==> 09-08: inputs <==
// Temple
module Temple #(
    parameter ADDR_WIDTH = 16,
    parameter DATA_WIDTH = 16
) (
    input                   clk,
    rst,
    output [ADDR_WIDTH-1:0] addr,
    input  [          15:0] rd_data,
    output [          15:0] wr_data,
    output                  en
);
clock: 7.0 ns
lec_check: 0
abc_area: 1
cap_margin: 5
core_margin: 2
core_utilization: 40
cts_cluster_size: 62
gpl_timing_driven: 0
max_routing_layer: met4
min_routing_layer: met2
place_density_lb_addon: 0.08
slew_margin: 20
run.sh (not shown) runs the stock make flow with config.mk's settings and CLKGATE_MAP_FILE=.
==> 02-19 (differences from 09-08) <==
- CAP_MARGIN: 5 -> 20
- CORE_UTILIZATION: 40 -> 72
- CTS_CLUSTER_DIAMETER: not set -> 384
- CTS_CLUSTER_SIZE: 62 -> 100
- GPL_TIMING_DRIVEN: 0 -> not set
- MAX_ROUTING_LAYER: met4 -> not set
- MIN_ROUTING_LAYER: met2 -> not set
- PLACE_DENSITY: not set -> 0.4
- PLACE_DENSITY_LB_ADDON: 0.08 -> not set
- SETUP_SLACK_MARGIN: not set -> 0.91
==> flow/constraint.sdc (replaced) <==
create_clock -name core_clock -period 3.08 [get_ports {clk}]
set_input_delay 0.6160 -clock core_clock [delete_from_list [all_inputs] [get_ports {clk}]]
set_output_delay 0.6160 -clock core_clock [all_outputs]
set_load 0.01 [all_outputs]
==> 08-27 (differences from 09-08) <==
- ABC_AREA: 1 -> 0
- CORE_ASPECT_RATIO: not set -> 0.92
- CORE_UTILIZATION: 40 -> 70
- CTS_CLUSTER_SIZE: 62 -> 27
- GPL_ROUTABILITY_DRIVEN: not set -> 0
- GPL_TIMING_DRIVEN: 0 -> not set
- MAX_ROUTING_LAYER: met4 -> not set
- MIN_ROUTING_LAYER: met2 -> met1
- PLACE_DENSITY: not set -> 0.54
- PLACE_DENSITY_LB_ADDON: 0.08 -> not set
- SLEW_MARGIN: 20 -> 25
- TNS_END_PERCENT: not set -> 10
==> flow/constraint.sdc (replaced) <==
create_clock -name core_clock -period 3.39 [get_ports {clk}]
set_input_delay 0.6780 -clock core_clock [delete_from_list [all_inputs] [get_ports {clk}]]
set_output_delay 0.6780 -clock core_clock [all_outputs]
set_load 0.01 [all_outputs]
==> flow_summary.toml <==
# generated from flow reports
[run_status]
status = "stopped before the end"
last_step_reached = "5_1_grt"
tool.error = "[ERROR GRT-0232] Routing congestion too high. Check the congestion heatmap in the GUI."

[placed_design]
dp_worst_setup_slack_ns = -0.0860

[clock_network]
postCtsHoldBufs = 1
ctsResizeCount = 276
cts_num_sinks = 571

[synthesis]
postSynthNetCount = 2106
netlist.area_leader.share_pct = 62.5
synth_xor_xnor_area_share_pct = 0.466
[end of results for 02-19]
==> flow_summary.toml <==
# yosys + openroad results
[run_status]
status = "finished clean"

[synthesis]
synth_xor_xnor_area_share_pct = 0.466
synthesis.yosys.warnings = 6
netlist.area_leader.share_pct = 62.5

[global_route]
met2_usage_pct = 46.0

[placed_design]
dp_worst_setup_slack_ns = 1.96

[final_timing]
timing.hold.ws_ns = 0.489

[worst_setup_path]
regToRegSetupSlack_ns = 2.97

[clock_network]
postCtsHoldBufs = 0
ctsResizeCount = 0
[end of results for 09-08]
==> flow_summary.toml <==
# yosys + openroad results
[clock_network]
ctsResizeCount = 8
cts_num_sinks = 560

[finish]
area.share.combinational_pct = 25.2

[synthesis]
netlist_logic_family_top = "multiplexers"
netlist.area_leader.share_pct = 62.2
synth_xor_xnor_area_share_pct = 0.655

[final_timing]
final_tally_of_setup_violations = 1
timing.final.ws_setup_ns = -0.0183

[run_status]
violatedChecks = "setup timing"
status = "failed layout checks"

[route]
drcViolationCount = 0
[end of results for 08-27]

==> run H <==
Starting RTL as in the previous note.
// Temple
module Temple #(
    parameter ADDR_WIDTH = 16,
    parameter DATA_WIDTH = 16
) (
    input                   clk,
    rst,
    output [ADDR_WIDTH-1:0] addr,
    input  [          15:0] rd_data,
    output [          15:0] wr_data,
    output                  en
);
clock: 3.08 ns
lec_check: 0
cap_margin: 40
core_aspect_ratio: 0.9
core_margin: 2
core_utilization: 70
cts_cluster_size: 15
setup_slack_margin: 0.4
slew_margin: 20
==> inputs of run C, as changes to run H <==
- CAP_MARGIN: 40 -> 20
- CORE_ASPECT_RATIO: 0.9 -> default
- PLACE_DENSITY: default -> 0.6
==> inputs of run K, as changes to run H <==
- CAP_MARGIN: 40 -> 20
- CORE_ASPECT_RATIO: 0.9 -> default
- CORE_UTILIZATION: 70 -> 72
- CTS_CLUSTER_SIZE: 15 -> 36
- PLACE_DENSITY: default -> 0.82
- SETUP_SLACK_MARGIN: 0.4 -> default
==> flow/constraint.sdc (replaced) <==
create_clock -name core_clock -period 5.59 [get_ports {clk}]
set_input_delay 1.1180 -clock core_clock [delete_from_list [all_inputs] [get_ports {clk}]]
set_output_delay 1.1180 -clock core_clock [all_outputs]
set_load 0.01 [all_outputs]
==> inputs of run Z, as changes to run H <==
- ABC_AREA: default -> 1
- CAP_MARGIN: 40 -> 20
- CELL_PAD_IN_SITES_DETAIL_PLACEMENT: default -> 2
- CELL_PAD_IN_SITES_GLOBAL_PLACEMENT: default -> 2
- CORE_ASPECT_RATIO: 0.9 -> default
- CORE_MARGIN: 2 -> 4
- CORE_UTILIZATION: 70 -> 35
- CTS_CLUSTER_SIZE: 15 -> 62
- GPL_TIMING_DRIVEN: default -> 1
- HOLD_SLACK_MARGIN: default -> -0.03
- MAX_ROUTING_LAYER: default -> met4
- SETUP_SLACK_MARGIN: 0.4 -> default
- SLEW_MARGIN: 20 -> 5
==> flow/constraint.sdc (replaced) <==
create_clock -name core_clock -period 3.8 [get_ports {clk}]
set_input_delay 0.7600 -clock core_clock [delete_from_list [all_inputs] [get_ports {clk}]]
set_output_delay 0.7600 -clock core_clock [all_outputs]
set_load 0.01 [all_outputs]
==> results <==
item	run H	run C	run Z	run K
Critical path origin	PC.data_out[0]	-	statemachine.state[4]	statemachine.state[3]
Combinational cell fraction of total power	0.414	-	0.380	0.333
AND-OR/OR-AND Cells, Area Fraction	0.0775	0.0775	0.110	0.0775
Placed cells	2148	2132	3061	1988
Cell class ranked first by area	sequential cells	-	sequential cells	sequential cells
H-tree level count	2	2	3	2
Library cell with the highest instance count after synthesis	edfxtp_1	edfxtp_1	nand2_1	edfxtp_1
Top metal layer carrying routed signals	met5	-	met4	met5
Seq/total area	0.560	-	0.576	0.610
Number of vias per cell	7.68	-	5.30	7.71
Detailed Routing Iterations Pass 1	11	-	5	7
Sw Ratio	0.374	-	0.389	0.359
Register share after synthesis	0.686	0.686	0.689	0.686
Run status	failed layout checks	stopped before the end	complete, no violations	complete, no violations
Failing step	-	global routing (5_1_grt)	-	-
Reasons for failing layout checks	setup timing	-	-	-
Dpl hpwl	45300 um	47600 um	58100 um	42300 um

==> inputs of v39 <==
Starting RTL as in the previous note.
==> flow/config.mk <==
export PLATFORM = sky130hd
export DESIGN_NAME = Temple
export DESIGN_NICKNAME = Temple
export VERILOG_FILES = /design/flow/design.v
export SDC_FILE = /design/flow/constraint.sdc
export NUM_CORES = 4
export LEC_CHECK = 0
export CAP_MARGIN = 5
export CORE_MARGIN = 2
export CORE_UTILIZATION = 40
export CTS_CLUSTER_SIZE = 80
export GPL_TIMING_DRIVEN = 0
export MIN_ROUTING_LAYER = met2
export PLACE_DENSITY_LB_ADDON = 0.19
export SLEW_MARGIN = 20
==> flow/constraint.sdc <==
create_clock -name core_clock -period 7.0 [get_ports {clk}]
set_input_delay 1.4000 -clock core_clock [delete_from_list [all_inputs] [get_ports {clk}]]
set_output_delay 1.4000 -clock core_clock [all_outputs]
set_load 0.01 [all_outputs]
==> v38 (differences from v39) <==
Settings changed: ABC_AREA set to 0, CORE_ASPECT_RATIO set to 0.92, CORE_UTILIZATION 40 to 72, CTS_CLUSTER_DIAMETER set to 390, CTS_CLUSTER_SIZE 80 to 15, GPL_ROUTABILITY_DRIVEN set to 0, GPL_TIMING_DRIVEN 0 to unset, MIN_ROUTING_LAYER met2 to met1, PLACE_DENSITY_LB_ADDON 0.19 to 0.0, SLEW_MARGIN 20 to 40, TNS_END_PERCENT set to 90.
==> flow/constraint.sdc (replaced) <==
create_clock -name core_clock -period 3.08 [get_ports {clk}]
set_input_delay 0.6160 -clock core_clock [delete_from_list [all_inputs] [get_ports {clk}]]
set_output_delay 0.6160 -clock core_clock [all_outputs]
set_load 0.01 [all_outputs]
==> out/metrics.cfg <==
[global_route]
first_global_vias = 15420

[detailed_routing]
diodes = 4
first_pass_iters = 8
vias = 15960

[run_status]
outcome = complete, no violations

[setup_path]
path_cells = buf_6, mux2_8, buf_12, buf_12, mux4_2, a22oi_1, and4_1, o21ai_1
cpLargestDelayFamily = multiplexers
crit_path_max_fanout = 17

[placement]
dp_cells = 2077

[final_timing]
period_used_pct = 97.98

-- figures above: v38

==> out/metrics.cfg <==
[run_status]
outcome = complete, no violations

[detailed_routing]
first_pass_iters = 9
vias = 19090

[final_layout]
combGateArea_um2 = 7237

[global_route]
first_global_vias = 21660

[placement]
dp_cells = 2375

[setup_path]
crit_path_max_fanout = 10
path_cells = buf_2, or3_1, nor2_1, nand3_1, clkbuf_1, o21ai_0, clkdlybuf4s50_1

[final_timing]
period_used_pct = 69.81

-- figures above: v39

Power figures rest on the tool's default switching activity, not on a simulated workload.
